// LSTM
module LSTM(clk, Of, En, Ci, Cip, In, Ui, Uf, Uk, Uo, Wi, Wk, Wf, Wo, Vo, Bi, Bo, Bf, Bk, PrevH, Cout, Hout);
clock: 65.7 ns
lec_check: 0
abc_area: 0
cap_margin: 5
cell_pad_in_sites_detail_placement: 0
cell_pad_in_sites_global_placement: 1
core_aspect_ratio: 1.74
core_margin: 2
core_utilization: 51
cts_cluster_diameter: 334
cts_cluster_size: 99
gpl_routability_driven: 0
hold_slack_margin: 0.27
min_routing_layer: met1
place_density: 0.5
slew_margin: 5
tns_end_percent: 5
run.sh (not shown) runs the stock make flow with config.mk's settings and CLKGATE_MAP_FILE=.
Rerun with:
- ABC_AREA: 0 -> 1
- CAP_MARGIN: 5 -> 20
- CELL_PAD_IN_SITES_DETAIL_PLACEMENT: 0 -> 1
- CORE_ASPECT_RATIO: 1.74 -> 1.57
- CORE_UTILIZATION: 51 -> 17
- CTS_CLUSTER_DIAMETER: 334 -> 368
- CTS_CLUSTER_SIZE: 99 -> 70
- HOLD_SLACK_MARGIN: 0.27 -> default
- MAX_ROUTING_LAYER: default -> met4
- PLACE_DENSITY: 0.5 -> default
- SETUP_SLACK_MARGIN: default -> 5.0
- SLEW_MARGIN: 5 -> 20
- TNS_END_PERCENT: 5 -> default
Routed wire length goes up by 43%.
Global-route usage goes down by 13 points.
First-iteration DRC count goes up by 8.5%.
Rerun with:
- ABC_AREA: 1 -> 0
- CAP_MARGIN: 20 -> 40
- CELL_PAD_IN_SITES_DETAIL_PLACEMENT: 1 -> 0
- CORE_ASPECT_RATIO: 1.57 -> 0.5
- CORE_UTILIZATION: 17 -> 51
- CTS_CLUSTER_DIAMETER: 368 -> 334
- CTS_CLUSTER_SIZE: 70 -> 99
- HOLD_SLACK_MARGIN: default -> -0.07
- MAX_ROUTING_LAYER: met4 -> default
- PLACE_DENSITY: default -> 0.5
- SETUP_SLACK_MARGIN: 5.0 -> default
- TNS_END_PERCENT: default -> 5
Effect:
- The new run completed with no timing, DRC or antenna violations
- cell count goes down by well over a third
- non-clock buffer count shrinks by 1
- wire length shrinks by a quarter to a third
- die size fell by well over a third
- maximum frequency increases slightly
- area after synthesis goes down by a little under a tenth

LSTM again, from the RTL that the note above started with.
==> flow/config.mk <==
export PLATFORM = sky130hd
export DESIGN_NAME = LSTM
export DESIGN_NICKNAME = LSTM
export VERILOG_FILES = /design/flow/design.v
export SDC_FILE = /design/flow/constraint.sdc
export NUM_CORES = 4
export LEC_CHECK = 0
export CAP_MARGIN = 20
export CORE_ASPECT_RATIO = 0.5
export CORE_MARGIN = 2
export CORE_UTILIZATION = 31
export CTS_CLUSTER_DIAMETER = 352
export CTS_CLUSTER_SIZE = 100
export SLEW_MARGIN = 20
export TNS_END_PERCENT = 5
==> flow/constraint.sdc <==
create_clock -name core_clock -period 45.0 [get_ports {clk}]
set_input_delay 9.0000 -clock core_clock [delete_from_list [all_inputs] [get_ports {clk}]]
set_output_delay 9.0000 -clock core_clock [all_outputs]
set_load 0.01 [all_outputs]
==> next run, changes <==
CORE_ASPECT_RATIO = not set   (was 0.5)
CORE_UTILIZATION = 59   (was 31)
CTS_CLUSTER_DIAMETER = not set   (was 352)
GPL_ROUTABILITY_DRIVEN = 0   (was not set)
HOLD_SLACK_MARGIN = 0.28   (was not set)
The changed run completed without violations.
Via count climbs by 2.1%.
Setup slack gets better by 0.045 ns.
Worst hold slack gets better by 0.012 ns.
Design area drops by 2.9%.
Core utilization climbs by 32 points.
Area after synthesis is unchanged.
Die size drops by 47%.
==> next run, changes <==
CELL_PAD_IN_SITES_GLOBAL_PLACEMENT = 2   (was not set)
CORE_UTILIZATION = 40   (was 59)
CTS_CLUSTER_SIZE = not set   (was 100)
GPL_ROUTABILITY_DRIVEN = not set   (was 0)
GPL_TIMING_DRIVEN = 0   (was not set)
HOLD_SLACK_MARGIN = not set   (was 0.28)
PLACE_DENSITY = 0.64   (was not set)
TNS_END_PERCENT = not set   (was 5)
Result: The new run finished clean; count of clock-buffer cells in the layout came out higher by 1; design area came out higher by 2.2%; synthesized cell count is unchanged; fmax barely changes.

Setup of v33:
LSTM again, from the RTL that the note above started with.
Design LSTM, start of the top module:
module LSTM(clk, Of, En, Ci, Cip, In, Ui, Uf, Uk, Uo, Wi, Wk, Wf, Wo, Vo, Bi, Bo, Bf, Bk, PrevH, Cout, Hout);
clock: 65.7 ns
lec_check: 0
abc_area: 0
cap_margin: 20
cell_pad_in_sites_detail_placement: 1
cell_pad_in_sites_global_placement: 1
core_aspect_ratio: 1.57
core_margin: 2
core_utilization: 17
cts_cluster_diameter: 368
cts_cluster_size: 70
gpl_routability_driven: 0
hold_slack_margin: -0.09
max_routing_layer: met4
min_routing_layer: met1
setup_slack_margin: 5.0
slew_margin: 20
v33 | status: complete | timing, DRC, antenna: pass
The following lists how v32 was set up differently from v33:
- a change of CELL_PAD_IN_SITES_DETAIL_PLACEMENT from 1 to 0
- a change of CORE_MARGIN from 2 to 6
- a change of CORE_ASPECT_RATIO from 1.57 to 1.74
- a change of HOLD_SLACK_MARGIN from -0.09 to -0.07
- a deleted MAX_ROUTING_LAYER that had been met4
- a change of SLEW_MARGIN from 20 to 5
- a change of CAP_MARGIN from 20 to 5
- a change of CTS_CLUSTER_DIAMETER from 368 to 334
- a deleted SETUP_SLACK_MARGIN that had been 5.0
- a change of CORE_UTILIZATION from 17 to 51
- an added PLACE_DENSITY of 0.5
- a change of CTS_CLUSTER_SIZE from 70 to 99
- an added TNS_END_PERCENT of 5
==> results <==
- In v32 the minimum clock period after layout turned out 130 ps lower than in v33.
- Summary of v32 over v33: total wire length fell 21%; routed wire length on met2 fell 5.6 mm; final clock period utilization by the worst path fell 0.19 points; first-pass GRT wire length fell 12 mm.
### v32 -> v43
- ABC_AREA now 1, was 0
- PLACE_DENSITY no longer set, was 0.5
- GPL_ROUTABILITY_DRIVEN now 1, was 0
- TNS_END_PERCENT no longer set, was 5
- CTS_CLUSTER_SIZE now 70, was 99
- CTS_CLUSTER_DIAMETER now 368, was 334
- CAP_MARGIN now 20, was 5
- CORE_MARGIN now 2, was 6
- SLEW_MARGIN now 20, was 5
- CORE_ASPECT_RATIO no longer set, was 1.74
- the clock period (ns, I/O delays scaled along) now 37.1, was 65.7
Findings:
Against v32 as the reference, v43 delivers a higher count of clock-buffer cells in the layout.
v43: y dimension of the die is about 23% lower than what v32 reported.
No crash in v43: every stage finished, but the layout fails its final checks due to negative setup slack.
First-pass GRT wire length (lower): v32
Compared with v32, final wirelength in v43 increased by a little under 10%.

LSTM again, from the RTL that the note above started with.
clock: 37.1 ns
lec_check: 0
abc_area: 1
cap_margin: 20
core_margin: 2
core_utilization: 72
cts_cluster_diameter: 236
place_density: 0.81
slew_margin: 20
The baseline finished but failed the layout checks on negative setup slack.
==> next run, changes <==
--- a/flow/config.mk
+++ b/flow/config.mk
@@ -7,8 +7,5 @@
 export LEC_CHECK = 0
-export ABC_AREA = 1
 export CAP_MARGIN = 20
 export CORE_MARGIN = 2
-export CORE_UTILIZATION = 72
-export CTS_CLUSTER_DIAMETER = 236
-export PLACE_DENSITY = 0.81
+export CORE_UTILIZATION = 40
 export SLEW_MARGIN = 20
==> flow/constraint.sdc (replaced) <==
create_clock -name core_clock -period 44.2 [get_ports {clk}]
set_input_delay 8.8400 -clock core_clock [delete_from_list [all_inputs] [get_ports {clk}]]
set_output_delay 8.8400 -clock core_clock [all_outputs]
set_load 0.01 [all_outputs]
Now the flow finished clean.
Wire length falls by 9.7%.
Via count falls by 22%.
Final area falls by 7.4%.
Sequential share of layout area rises by 0.26 points.
Utilization falls by 37 points.
Synthesized cell count falls by 26%.
Register-to-register slack improved by 6800 ps.
Die size rises by 64%.
Setup slack improved by 3600 ps.
==> next run, changes <==
--- a/flow/config.mk
+++ b/flow/config.mk
@@ -9,3 +9,3 @@
 export CORE_MARGIN = 2
-export CORE_UTILIZATION = 40
+export CORE_UTILIZATION = 35
 export SLEW_MARGIN = 20
==> flow/constraint.sdc (replaced) <==
create_clock -name core_clock -period 63.1 [get_ports {clk}]
set_input_delay 12.6200 -clock core_clock [delete_from_list [all_inputs] [get_ports {clk}]]
set_output_delay 12.6200 -clock core_clock [all_outputs]
set_load 0.01 [all_outputs]
=>
- via count fell by about 0.6%
- global-route usage fell by 2.0 points
- routed wire length rose by 1.5%
- synthesized cell count is unchanged
- core utilization fell by 6.8 points
- setup slack is better by 8000 ps
- critical path depth rose by 1
- register-to-register slack is better by 17000 ps
==> next run, changes <==
--- a/flow/config.mk
+++ b/flow/config.mk
@@ -9,3 +9,5 @@
 export CORE_MARGIN = 2
-export CORE_UTILIZATION = 35
+export CORE_UTILIZATION = 59
+export CTS_CLUSTER_SIZE = 100
 export SLEW_MARGIN = 20
+export TNS_END_PERCENT = 5
==> flow/constraint.sdc (replaced) <==
create_clock -name core_clock -period 45.0 [get_ports {clk}]
set_input_delay 9.0000 -clock core_clock [delete_from_list [all_inputs] [get_ports {clk}]]
set_output_delay 9.0000 -clock core_clock [all_outputs]
set_load 0.01 [all_outputs]
Count of clock-buffer cells in the layout is unchanged.
Final area went up by 0.62%.
First-iteration DRC count came out higher by about 9%.
Final cell count falls by 9.1%.
Via count climbs by about 2%.
Area after synthesis is unchanged.
Die area came out lower by 40%.
Worst setup slack loses 7900 ps.
==> next run, changes <==
--- a/flow/config.mk
+++ b/flow/config.mk
@@ -9,5 +9,3 @@
 export CORE_MARGIN = 2
-export CORE_UTILIZATION = 59
-export CTS_CLUSTER_SIZE = 100
+export CORE_UTILIZATION = 36
 export SLEW_MARGIN = 20
-export TNS_END_PERCENT = 5
==> flow/constraint.sdc (replaced) <==
create_clock -name core_clock -period 47.0 [get_ports {clk}]
set_input_delay 9.4000 -clock core_clock [delete_from_list [all_inputs] [get_ports {clk}]]
set_output_delay 9.4000 -clock core_clock [all_outputs]
set_load 0.01 [all_outputs]
What happened:
- The changed run completed with no timing, DRC or antenna violations
- design area grows by 1.4%
- die area grows by 62%
- final cell count grows by 11%
- setup slack improved by 190 ps
